==> flow/design.v (excerpt) <==
module top(
  input clk,
  input rst_n,
  input din_rx,
  output dout_tx_s1,
  output dout_tx_s2,
  output [31:0] addr_tx_s1,
  output [31:0] addr_tx_s2
    );
Settings: LEC_CHECK=0, CAP_MARGIN=20, CORE_MARGIN=2, CORE_UTILIZATION=70, CTS_CLUSTER_SIZE=35, SETUP_SLACK_MARGIN=0.26, SLEW_MARGIN=20; clock period 4.03 ns.
run.sh (not shown) runs the stock make flow with config.mk's settings and CLKGATE_MAP_FILE=.
The first run completed without violations.
Rerun with:
--- a/flow/config.mk
+++ b/flow/config.mk
@@ -8,6 +8,7 @@
 export CAP_MARGIN = 20
 export CORE_MARGIN = 2
-export CORE_UTILIZATION = 70
-export CTS_CLUSTER_SIZE = 35
-export SETUP_SLACK_MARGIN = 0.26
+export CORE_UTILIZATION = 72
+export CTS_CLUSTER_SIZE = 15
+export PLACE_DENSITY_LB_ADDON = 0.01
+export SETUP_SLACK_MARGIN = -0.21
 export SLEW_MARGIN = 20
==> flow/constraint.sdc (replaced) <==
create_clock -name core_clock -period 2.7 [get_ports {clk}]
set_input_delay 0.5400 -clock core_clock [delete_from_list [all_inputs] [get_ports {clk}]]
set_output_delay 0.5400 -clock core_clock [all_outputs]
set_load 0.01 [all_outputs]
This time the run completed and failed the layout checks on negative setup slack; worst setup slack loses 0.87 ns; total power came out higher by 47%; sequential cell count stays the same; core utilization came out higher by 4.9 points; worst hold slack loses 0.11 ns; critical path depth is unchanged; final cell count came out higher by 2.0%.
Rerun with:
==> flow/config.mk (replaced) <==
export PLATFORM = sky130hd
export DESIGN_NAME = top
export DESIGN_NICKNAME = top
export VERILOG_FILES = /design/flow/design.v
export SDC_FILE = /design/flow/constraint.sdc
export NUM_CORES = 4
export LEC_CHECK = 0
export ABC_AREA = 1
export CAP_MARGIN = 20
export CORE_MARGIN = 2
export CORE_UTILIZATION = 70
export CTS_CLUSTER_DIAMETER = 130
export SLEW_MARGIN = 20
==> flow/constraint.sdc (replaced) <==
create_clock -name core_clock -period 2.27 [get_ports {clk}]
set_input_delay 0.4540 -clock core_clock [delete_from_list [all_inputs] [get_ports {clk}]]
set_output_delay 0.4540 -clock core_clock [all_outputs]
set_load 0.01 [all_outputs]
Result:
- The new run completed, yet does not pass: negative setup slack
- die area grows by 12%
- wire length grows by about 24%
- non-clock buffer count grows by 64
- setup slack degrades by 0.40 ns
- sequential power grows by 19%
Rerun with:
--- a/flow/config.mk
+++ b/flow/config.mk
@@ -6,8 +6,7 @@
 export NUM_CORES = 4
 export LEC_CHECK = 0
-export ABC_AREA = 1
 export CAP_MARGIN = 20
 export CORE_MARGIN = 2
-export CORE_UTILIZATION = 70
-export CTS_CLUSTER_DIAMETER = 130
+export CORE_UTILIZATION = 68
+export PLACE_DENSITY = 0.6
 export SLEW_MARGIN = 20
==> flow/constraint.sdc (replaced) <==
create_clock -name core_clock -period 3.42 [get_ports {clk}]
set_input_delay 0.6840 -clock core_clock [delete_from_list [all_inputs] [get_ports {clk}]]
set_output_delay 0.6840 -clock core_clock [all_outputs]
set_load 0.01 [all_outputs]
The changed run went through all stages and came out clean. Power fell by a quarter to a third. Clock-buffer cell count goes up by 8. Routed wire length drops by a quarter to a third. Area after synthesis falls by a little under a tenth. Final area goes down by roughly a tenth. Worst setup slack improved by 0.91 ns. Clock power fell by well over a third. Sequential power goes down by a quarter to a third. Global-route usage is lower by 6.7 points. Clock skew goes down by 0.0064 ns.
Rerun with:
--- a/flow/config.mk
+++ b/flow/config.mk
@@ -8,5 +8,5 @@
 export CAP_MARGIN = 20
 export CORE_MARGIN = 2
-export CORE_UTILIZATION = 68
+export CORE_UTILIZATION = 40
 export PLACE_DENSITY = 0.6
 export SLEW_MARGIN = 20
==> flow/constraint.sdc (replaced) <==
create_clock -name core_clock -period 4.09 [get_ports {clk}]
set_input_delay 0.8180 -clock core_clock [delete_from_list [all_inputs] [get_ports {clk}]]
set_output_delay 0.8180 -clock core_clock [all_outputs]
set_load 0.01 [all_outputs]
Effect: Clock-buffer cell count climbs by 7; sequential share of layout area drops by 0.82 points; critical path depth stays the same; non-clock buffer count drops by 6; worst hold slack got worse by 0.0060 ns; final area climbs slightly; wire length climbs by a few percent; total power drops by roughly a tenth; area after synthesis is unchanged; clock power drops by roughly a tenth.
Rerun with:
--- a/flow/config.mk
+++ b/flow/config.mk
@@ -6,7 +6,9 @@
 export NUM_CORES = 4
 export LEC_CHECK = 0
+export ABC_AREA = 1
 export CAP_MARGIN = 20
 export CORE_MARGIN = 2
-export CORE_UTILIZATION = 40
+export CORE_UTILIZATION = 68
+export CTS_CLUSTER_SIZE = 98
 export PLACE_DENSITY = 0.6
 export SLEW_MARGIN = 20
==> flow/constraint.sdc (replaced) <==
create_clock -name core_clock -period 2.83 [get_ports {clk}]
set_input_delay 0.5660 -clock core_clock [delete_from_list [all_inputs] [get_ports {clk}]]
set_output_delay 0.5660 -clock core_clock [all_outputs]
set_load 0.01 [all_outputs]
=>
- This time the run completed, yet does not pass: negative setup slack
- area after synthesis climbs by 8.7%
- design area came out higher by 10%
- clock power is higher by 31%
- via count goes up by 32%
- sequential share of layout area decreases by 4.3 points
- first-iteration DRC count is higher by about 140%
- utilization rose by 35 points

* * *

run A:
Starting RTL as in the previous note.
==> flow/config.mk <==
export PLATFORM = sky130hd
export DESIGN_NAME = top
export DESIGN_NICKNAME = top
export VERILOG_FILES = /design/flow/design.v
export SDC_FILE = /design/flow/constraint.sdc
export NUM_CORES = 4
export LEC_CHECK = 0
export CAP_MARGIN = 20
export CORE_MARGIN = 2
export CORE_UTILIZATION = 70
export CTS_CLUSTER_DIAMETER = 392
export GPL_TIMING_DRIVEN = 1
export HOLD_SLACK_MARGIN = 0.14
export MAX_ROUTING_LAYER = met4
export MIN_ROUTING_LAYER = met2
export SETUP_SLACK_MARGIN = -0.09
export SLEW_MARGIN = 20
==> flow/constraint.sdc <==
create_clock -name core_clock -period 1.19 [get_ports {clk}]
set_input_delay 0.2380 -clock core_clock [delete_from_list [all_inputs] [get_ports {clk}]]
set_output_delay 0.2380 -clock core_clock [all_outputs]
set_load 0.01 [all_outputs]
The log for run A ends in global routing (5_1_grt) with error GRT-0116, so the run never completed.
> inputs changed (run A -> run B)
- a change of CORE_UTILIZATION from 70 to 44
- a change of SETUP_SLACK_MARGIN from -0.09 to 0.27
- a change of the clock period (ns, I/O delays scaled along) from 1.19 to 0.93
[summary]
Run B ran in full, but the layout does not pass; the checks complain about setup timing.
In run B, chip area is higher than in run A.
| pre-CTS worst setup slack | run B vs run A | worse |
Total placed instance area: run B vs run A up 8.0%
Between run B and run A, it is run B whose buffer count from post-CTS setup fixing is higher, by about 9%.
As of run B, count of instances resized after the clock tree is built had risen by more than 10% compared to run A.
Row number of clock buffers inserted by TritonCTS: run B higher / run A lower
Input changes introduced in run C (baseline for comparison: run B):
- a change of MIN_ROUTING_LAYER from met2 to met1
- a change of CORE_UTILIZATION from 44 to 66
- a deleted SETUP_SLACK_MARGIN that had been 0.27
- a change of the clock period (ns, I/O delays scaled along) from 0.93 to 3.13
For run B, the class of the tightest hold or removal check was in2reg, unlike run C, where it was reg2reg.
Run C ends up with higher last weighted congestion value of the routability-driven placer than run B does.
Diff run B -> run C | worst setup slack | increase of 2.17 ns
Run C went all the way through the flow, and no timing, DRC or antenna check failed.
Of run C and run B, it is run C that has the lower power density normalized to cell area.
Comparing run C and run B, the lower relative area change from synthesis to final layout was measured on run C.

* * *

Setup of job 1651:
top again, from the RTL that the note above started with.
export LEC_CHECK = 0
export ABC_AREA = 1
export CAP_MARGIN = 10
export CORE_MARGIN = 2
export CORE_UTILIZATION = 70
export CTS_CLUSTER_DIAMETER = 65
export HOLD_SLACK_MARGIN = -0.1
export SETUP_SLACK_MARGIN = -0.13
export SLEW_MARGIN = 20
create_clock -name core_clock -period 2.27 [get_ports {clk}]
Status job 1651: flow complete, layout not clean - setup timing
The following lists how job 1134 was set up differently from job 1651:
- clearing ABC_AREA, which used to be 1
- swapping -0.13 for 0.76 in SETUP_SLACK_MARGIN
- swapping 70 for 64 in CORE_UTILIZATION
- swapping 10 for 20 in CAP_MARGIN
- clearing CTS_CLUSTER_DIAMETER, which used to be 65
- clearing HOLD_SLACK_MARGIN, which used to be -0.1
- swapping 2.27 for 4.03 in the clock period (ns, I/O delays scaled along)
### Flow results
- | maximum vdd drop | higher: job 1651 |
- Job 1651 ended up with more cell instances than job 1134 did.
- Job 1134 ends up with a fraction of the yosys area taken by sequential cells that is 4.2 points higher than in job 1651.
- The worst setup path endpoint comes out dut1.pwdata_m[10] in one run and dut1.paddr_m[16] in the other, namely in job 1134 and job 1651 respectively.
- No stage failed in job 1134, and the final checks on the layout all came back clean.
[inputs] job 7024 vs job 1134
- changing CORE_UTILIZATION from 64 to 72
- changing SETUP_SLACK_MARGIN from 0.76 to 1.31
- setting CTS_CLUSTER_DIAMETER to 205 for the first time
- setting CTS_CLUSTER_SIZE to 35 for the first time
- changing the clock period (ns, I/O delays scaled along) from 4.03 to 4.42
==> results <==
- | first-iteration DRC count | job 7024 vs job 1134 | worse |
- In job 7024 the share of power burned in the clock network turned out 18 points lower than in job 1134.
- When job 7024 is measured against job 1134, its starting density of the core turns out 8.6 points higher.
- Relative to job 1134, the total die size measured on job 7024 has decreased by more than 10%.
- Between job 1134 and job 7024, the flow reports maximum frequency from static timing analysis increasing by a few percent.
- Diff job 1134 -> job 7024 | reported leakage power | down by a little under 10%
- Looking at longest individual stage delay on the worst path across job 1134 and job 7024, the one that comes out higher is job 1134.
- Job 7024 did not stop at any stage, and its layout met the timing, design-rule and antenna checks.
- Higher area of all placed cells without fillers goes to job 1134 over job 7024.
- For the post-CTS setup-driven buffer insertion count, job 7024 came in 10 higher than job 1134 did.
- Job 7024 leaves more setup margin than job 1134.
[inputs] job 8607 vs job 7024
- SETUP_SLACK_MARGIN: 1.31 -> 0.84
- ABC_AREA: unset -> 1
- CTS_CLUSTER_SIZE: 35 -> 15
- CTS_CLUSTER_DIAMETER: 205 -> 220
- PLACE_DENSITY_LB_ADDON: unset -> 0.01
- the clock period (ns, I/O delays scaled along): 4.42 -> 3.33
==> comparison <==
Compared job 8607 against job 7024; share of the final layout cell area in multi-input gates within noise.
NOTE static leakage job 7024->job 8607 increased by more than 10%
Minimum setup slack in the final design in job 8607 is 1.14 ns lower than in job 7024
Re total track usage: job 7024 and job 8607 aren't equal, and the lower value belongs to job 7024.
Taking job 7024 as 1.0, job 8607 lands at 0.76 on distinct cell type count after synthesis.
Of job 7024 and job 8607, the higher synthesized area belongs to job 8607.
Relative to job 7024, sequential fraction of the synthesis area has decreased by 4.2 points in job 8607.
Area taken by multi-input logic gates, job 7024 and job 8607: higher on job 8607
Looking at job 7024 and job 8607, the final number of max-transition violations is a wash.
Between job 8607 and job 7024, it is job 8607 whose fraction of area in clock buffers and inverters is higher, by 2.2 points.
Post-detailed-routing wire length of job 8607 exceeds that of job 7024 by more than a quarter.
Power and IR drop assume default switching activity.
